job 101:
==> flow/design.v <==
module rot_encoder
  #(parameter
    BAND_WIDTH = 32)
   (input logic                   sa,
    input logic                   sb,
    output logic [BAND_WIDTH-1:0] count,
    input logic                   clk,
    input logic                   rstn);
   logic [BAND_WIDTH-1:0]         count_r;
   logic [3:0]                    patern;
   logic [1:0]                    sa_q, sb_q;
   always_comb begin
      count  = count_r;
      patern = {sa_q[1], sb_q[1], sa_q[0], sb_q[0]};
   end
   always_ff @(posedge clk) begin
      if(!rstn) begin
         count_r <= 0;
         sa_q    <= 0;
         sb_q    <= 0;
      end
      else begin
         sa_q[1] <= sa_q[0];
         sb_q[1] <= sb_q[0];
         sa_q[0] <= sa;
         sb_q[0] <= sb;
         case(patern)
           4'b0010: count_r <= count_r + 1;
           4'b1011: count_r <= count_r + 1;
           4'b1101: count_r <= count_r + 1;
           4'b0100: count_r <= count_r + 1;
           4'b0001: count_r <= count_r - 1;
           4'b0111: count_r <= count_r - 1;
           4'b1110: count_r <= count_r - 1;
           4'b1000: count_r <= count_r - 1;
           default: count_r <= count_r;
         endcase
      end
   end
endmodule
module pwm_generator
  #(parameter
    BAND_WIDTH       = 32,
    PWM_PERIOD_CYCLE = 1000)
   (input logic [BAND_WIDTH-1:0] width,
    output logic                 pwm,
    input logic                  clk,
    input logic                  rstn);
   logic [BAND_WIDTH-1:0]        count_r;
   always_comb begin
      pwm = (count_r < width) ? 1 : 0;
   end
   always_ff @(posedge clk) begin
      if(!rstn) begin
         count_r <= 0;
      end
      else if(count_r < PWM_PERIOD_CYCLE) begin
         count_r <= count_r + 1;
      end
      else begin
         count_r <= 0;
      end
   end
endmodule
module p_controller
  #(parameter
    BAND_WIDTH         = 32,
    CLK_FREQ           = 100_000_000,
    ONE_ROTATION_PULSE = 630,  
    SAMPLING_RATE      = 100,  
    localparam
    PI_FIXED           = 804,  
    RESOLUTION         = 2 * PI_FIXED * SAMPLING_RATE / ONE_ROTATION_PULSE,
    UPDATE_INTERVAL    = CLK_FREQ / SAMPLING_RATE)
   (input  logic [31:0]           target_rot_v,
    input  logic [31:0]           p_gain,
    input  logic [31:0]           rot_cnt,
    output logic [BAND_WIDTH-1:0] pulse_width,
    input  logic                  clk,
    input  logic                  rstn);
   typedef enum logic [1:0] {STT_GET_ERROR,
                             STT_CALC_TERM,
                             STT_CALC_PULSE,
                             STT_WAIT} p_statetype;
   p_statetype  p_state;
   logic [31:0] cnt_r;
   logic        update_flag;
   logic [31:0] rot_cnt_r;
   logic signed [BAND_WIDTH*2-1:0] pulse_width_r, pulse_width_w;
   logic signed [BAND_WIDTH*2-1:0] rotate_samp_cnt_r;
   logic signed [BAND_WIDTH*2-1:0] error_w;
   logic signed [BAND_WIDTH*2-1:0] error_r, p_error_r;
   logic signed [BAND_WIDTH*2-1:0] p_term_r;
   logic signed [BAND_WIDTH*2-1:0] p_term_w;
   logic [31:0] p_gain_r;
   always_comb begin
      update_flag   = (cnt_r == UPDATE_INTERVAL) ? 1 : 0;
      error_w       = $signed(target_rot_v) - (rotate_samp_cnt_r * $signed(RESOLUTION));
      p_term_w      = ($signed(p_gain_r) * error_r);
      pulse_width_w = pulse_width_r + p_term_r;
      pulse_width   = pulse_width_r;
   end
   always_ff @(posedge clk) begin
      if(!rstn) begin
         p_state           <= STT_WAIT;
         cnt_r             <= 0;
         pulse_width_r     <= 0;
         rotate_samp_cnt_r <= 0;
         rot_cnt_r         <= 0;
         error_r           <= 0;
         p_error_r         <= 0;
         p_term_r          <= 0;
      end
      else begin
         p_gain_r <= p_gain;
         if(update_flag) begin
            cnt_r <= 0;
         end
         else begin
            cnt_r <= cnt_r + 1;
         end
         case(p_state)
           STT_GET_ERROR: begin
              p_error_r <= error_r;
              error_r   <= error_w;
              p_state <= STT_CALC_TERM;
           end
           STT_CALC_TERM: begin
              p_term_r <= p_term_w >>> 16;
              p_state  <= STT_CALC_PULSE;
           end
           STT_CALC_PULSE: begin
              pulse_width_r <= (target_rot_v != 0) ? pulse_width_w : 0;
              p_state       <= STT_WAIT;
           end
           STT_WAIT: begin
              if(update_flag) begin
                 rotate_samp_cnt_r <= $signed(rot_cnt) - $signed(rot_cnt_r);
                 rot_cnt_r         <= rot_cnt;
                 p_state           <= STT_GET_ERROR;
              end
           end
         endcase
      end
   end
endmodule
module motor_ctrl
  #(parameter
    CLK_FREQ = 100_000,
    localparam
    BAND_WIDTH         = 32,
    ONE_ROTATION_PULSE = 630,  
    SAMPLING_RATE      = 100,  
    PWM_PERIOD         = 40,   
    PWM_PERIOD_CYCLE   = (CLK_FREQ / 100_000) * PWM_PERIOD)
   (output logic                  pwm,
    output logic                  dir,
    output logic [BAND_WIDTH-1:0] pulse_width,
    output logic [BAND_WIDTH-1:0] rot_cnt,
    input  logic [31:0]           target_rot_v,
    input  logic [31:0]           p_gain,
    input  logic                  sa,
    input  logic                  sb,
    input  logic                  clk,
    input  logic                  rstn);
   logic [BAND_WIDTH-1:0] pwm_pulse_width;
   pwm_generator #(.BAND_WIDTH(BAND_WIDTH),
                   .PWM_PERIOD_CYCLE(PWM_PERIOD_CYCLE))
   pwm_gen_inst(.width(pwm_pulse_width),
                .pwm(pwm),
                .clk(clk),
                .rstn(rstn));
   rot_encoder #(.BAND_WIDTH(BAND_WIDTH))
   rot_encoder_inst(.sa(sa),
                    .sb(sb),
                    .count(rot_cnt),
                    .clk(clk),
                    .rstn(rstn));
   p_controller #(.BAND_WIDTH(BAND_WIDTH),
                  .CLK_FREQ(CLK_FREQ),
                  .ONE_ROTATION_PULSE(ONE_ROTATION_PULSE),
                  .SAMPLING_RATE(SAMPLING_RATE))
   p_ctrl_inst(.target_rot_v(target_rot_v),
               .p_gain(p_gain),
               .rot_cnt(rot_cnt),
               .pulse_width(pulse_width),
               .clk(clk),
               .rstn(rstn));
   always_comb begin
      dir             = pulse_width[31:31] ? 1'b1 : 1'b0;
      pwm_pulse_width = pulse_width[31:31] ? ~pulse_width : pulse_width;
   end
endmodule
clock: 5.51 ns
lec_check: 0
cap_margin: 20
core_margin: 2
core_utilization: 72
place_density: 0.64
setup_slack_margin: -0.54
slew_margin: 20
run.sh (not shown) runs the stock make flow with config.mk's settings and CLKGATE_MAP_FILE=.
Nothing crashed in job 101 and all stages finished; the problem is that the final layout failed, the offending checks being setup timing.
Changes in job 102 relative to job 101:
diff --git a/flow/config.mk b/flow/config.mk
--- a/flow/config.mk
+++ b/flow/config.mk
@@ -7,2 +7,3 @@
 export LEC_CHECK = 0
+export ABC_AREA = 1
 export CAP_MARGIN = 20
@@ -10,4 +11,5 @@
 export CORE_UTILIZATION = 72
-export PLACE_DENSITY = 0.64
-export SETUP_SLACK_MARGIN = -0.54
+export HOLD_SLACK_MARGIN = 0.29
+export PLACE_DENSITY_LB_ADDON = 0.12
+export SETUP_SLACK_MARGIN = 1.36
 export SLEW_MARGIN = 20
==> flow/constraint.sdc <==
create_clock -name core_clock -period 4.81 [get_ports {clk}]
set_input_delay 0.9620 -clock core_clock [delete_from_list [all_inputs] [get_ports {clk}]]
set_output_delay 0.9620 -clock core_clock [all_outputs]
set_load 0.01 [all_outputs]
Job 102 did not make it past 5_1_grt, where a tool error ended it.
The last weighted congestion value of the routability-driven placer in job 102 was higher than what job 101 gave.
Cell area after technology mapping ends up higher on job 102.
Measured against job 102, the total instance count after detailed placement of job 101 comes out at 0.80 times the reference value.
Pre-CTS worst setup slack: job 102 worse than job 101
Synthesized cell count came out higher on job 102 than on job 101.
Comparing floorplan core density for job 101 and job 102, the bigger number came from job 101.
Relative to job 101, the x dimension of the die measured on job 102 has increased by a few percent.
Job 102 against job 101: die size rose by 0.0056 mm²; total CTS buffers rose by 1.
diff inputs: job 102 => job 103
==> flow/config.mk <==
export PLATFORM = sky130hd
export DESIGN_NAME = motor_ctrl
export DESIGN_NICKNAME = motor_ctrl
export VERILOG_FILES = /design/flow/design.v
export SDC_FILE = /design/flow/constraint.sdc
export NUM_CORES = 4
export LEC_CHECK = 0
export CAP_MARGIN = 20
export CORE_MARGIN = 2
export CORE_UTILIZATION = 45
export PLACE_DENSITY = 0.6
export SLEW_MARGIN = 20
==> flow/constraint.sdc <==
create_clock -name core_clock -period 9.89 [get_ports {clk}]
set_input_delay 1.9780 -clock core_clock [delete_from_list [all_inputs] [get_ports {clk}]]
set_output_delay 1.9780 -clock core_clock [all_outputs]
set_load 0.01 [all_outputs]
- Compared to job 102, job 103 was floorplanned on a bigger die.
- Diff job 102 -> job 103: synthesized chip area reported by yosys now smaller.
- Job 103 finished end to end and its layout was clean on timing, DRC and antenna.
- Area of the mapped netlist on job 103 is ahead of job 102.
What job 104 does differently from job 103 at the input level:
diff --git a/flow/config.mk b/flow/config.mk
--- a/flow/config.mk
+++ b/flow/config.mk
@@ -7,6 +7,9 @@
 export LEC_CHECK = 0
+export ABC_AREA = 0
 export CAP_MARGIN = 20
 export CORE_MARGIN = 2
-export CORE_UTILIZATION = 45
-export PLACE_DENSITY = 0.6
+export CORE_UTILIZATION = 72
+export HOLD_SLACK_MARGIN = 0.29
+export PLACE_DENSITY = 0.35
+export SETUP_SLACK_MARGIN = 1.36
 export SLEW_MARGIN = 20
==> flow/constraint.sdc <==
create_clock -name core_clock -period 4.81 [get_ports {clk}]
set_input_delay 0.9620 -clock core_clock [delete_from_list [all_inputs] [get_ports {clk}]]
set_output_delay 0.9620 -clock core_clock [all_outputs]
set_load 0.01 [all_outputs]
### Flow results
The layout from job 104, despite a flow that completed every stage, fails the layout checks, with the failing checks listed as setup timing. Relative to job 103, overall power consumption has gone up in job 104. The count of buffers added by post-CTS timing repair for setup of job 104 exceeds that of job 103 by 35. The run with more routed wire is job 104, not job 103.

========
## build 83
// motor_ctrl: RTL as listed in full above, without the edits since
==> flow/config.mk <==
export PLATFORM = sky130hd
export DESIGN_NAME = motor_ctrl
export DESIGN_NICKNAME = motor_ctrl
export VERILOG_FILES = /design/flow/design.v
export SDC_FILE = /design/flow/constraint.sdc
export NUM_CORES = 4
export LEC_CHECK = 0
export CAP_MARGIN = 20
export CORE_MARGIN = 2
export CORE_UTILIZATION = 72
export PLACE_DENSITY_LB_ADDON = 0.24
export SETUP_SLACK_MARGIN = -0.36
export SLEW_MARGIN = 20
==> flow/constraint.sdc <==
create_clock -name core_clock -period 6.6 [get_ports {clk}]
set_input_delay 1.3200 -clock core_clock [delete_from_list [all_inputs] [get_ports {clk}]]
set_output_delay 1.3200 -clock core_clock [all_outputs]
set_load 0.01 [all_outputs]
Finished, but not clean: build 83, with negative setup slack.
Relative to build 83, the following input files were edited for build 76:
- CORE_UTILIZATION now 45, was 72
- PLACE_DENSITY now 0.6, previously not set
- SETUP_SLACK_MARGIN no longer set, was -0.36
- PLACE_DENSITY_LB_ADDON no longer set, was 0.24
- the clock period (ns, I/O delays scaled along) now 8.84, was 6.6
NOTE: setup slack of the critical path after layout in build 76 exceeds that of build 83
In the reports for build 83 and build 76, the larger layout net count belongs to build 83.
Compare build 83 and build 76 | register-to-register slack higher: build 76
Compared with build 83, in build 76 sum of net half-perimeters after detailed placement now sits lower; power moved down.
Sum of buffers and inverters on the critical path for build 76: 1 up relative to build 83
Build 76 ended with every stage complete and zero timing, DRC or antenna violations.
[compare] base=build 83 new=build 76: power share of the combinational group down 3.8 points; aggregate routed wire length went down; minimum clock period after layout went up; final area lower; reported net switching power lost 510 uW.
The following lists how build 10 was set up differently from build 76:
- removing PLACE_DENSITY (formerly 0.6)
- changing CORE_UTILIZATION from 45 to 67
- changing the clock period (ns, I/O delays scaled along) from 8.84 to 4.81
--- outcome ---
- Of build 76 and build 10, just one finished clean: build 76.
- Diff build 76 -> build 10 | count of nets after finishing | increase of 534
- Taking build 76 as the reference, in build 10 wire length reported by the detailed router moved up, synthesized cell count now sits at about the same level.
- Relative to build 76, the die area of build 10 is lower by 40000 um^2.
- Looking at part of the total power dissipated in the clock network, build 10 sits 2.2 points below build 76.
- Compared with build 76, build 10 shows a final cycle utilization of the critical path that is 59 points higher.
- Looking at worst setup margin, build 10 sits 3.03 ns below build 76.
- Any difference in share of the yosys chip area belonging to registers between build 76 and build 10 is small enough to ignore.
- Build 10 vs build 76: largest fanout of any net on the critical path down in build 10
- Build 10 supports a higher top clock frequency than build 76.
- Design area on build 10 is behind build 76.
### build 10 -> build 36
- PLACE_DENSITY_LB_ADDON now 0.0, previously not set
- CTS_CLUSTER_DIAMETER now 94, previously not set
- CORE_UTILIZATION now 72, was 67
- SETUP_SLACK_MARGIN now 1.88, previously not set
- the clock period (ns, I/O delays scaled along) now 6.6, was 4.81
Notes after the runs:
Nothing crashed in build 36 and all stages finished; the problem is that the final layout failed, the offending checks being negative setup slack. Build 10 finished every stage; the final checks, however, were not passed, the failures being negative setup slack. Summary — clock power share, build 36 relative to build 10: higher, by 0.7 points. Build 36 — critical path depth 4.0% higher, build 10 as reference. Measured against each other, build 36 and build 10 differ in non-clock buffer count, the lower figure coming from build 36. The switching share of power in build 36 was higher than what build 10 gave. Diff build 10 -> build 36: die size went down; number of multi-input logic gates did not really move; net switching component of the power went down.
diff inputs: build 36 => build 55
- CTS_CLUSTER_DIAMETER changed from 94 to 97
- CELL_PAD_IN_SITES_DETAIL_PLACEMENT newly set to 0
- MIN_ROUTING_LAYER newly set to met1
- SETUP_SLACK_MARGIN changed from 1.88 to 1.2
- CORE_ASPECT_RATIO newly set to 0.88
- the clock period (ns, I/O delays scaled along) changed from 6.6 to 7.73
--- outcome ---
Build 55 ran to completion and came out clean on the timing, design-rule and antenna checks. Critical path's largest stage delay came out lower on build 55 than on build 36. The fraction of power consumed by combinational cells of build 55 is lower than that of build 36. From build 36 to build 55 the numbers moved as follows: total stage count of the critical path increased 19%; area added between synthesis and finish dropped 5.1 points; clock share of power now smaller; minimum clock period has increased.
For build 77, these inputs were changed with respect to build 55:
- CTS_CLUSTER_DIAMETER no longer set, was 97
- CORE_ASPECT_RATIO no longer set, was 0.88
- MIN_ROUTING_LAYER no longer set, was met1
- SETUP_SLACK_MARGIN now 1.36, was 1.2
- CELL_PAD_IN_SITES_DETAIL_PLACEMENT no longer set, was 0
- the clock period (ns, I/O delays scaled along) now 4.81, was 7.73
==> results <==
Completing all stages was not enough for build 77: its layout failed the final checks because of negative setup slack. Compared with build 55, build 77 shows a lower final worst-path setup slack. Build 77 against build 55: floorplan die height shows an increase of 17 um, total met2 wirelength after detailed routing shows an increase of about 16%, number of gates given a new drive strength after cts shows an increase of about 140%, net switching power of the design shows an increase of 85%. Between build 55 and build 77, share of power burned in combinational logic increased. Status: die footprint parity (build 77, build 55). Summary of build 77 over build 55: power shows an increase of 3.9 mW; layout buffer count excluding clock buffers shows an increase of 479; well tap count shows a reduction of 3.9%.
No activity file was given, so power comes from the tool's default toggle rates.
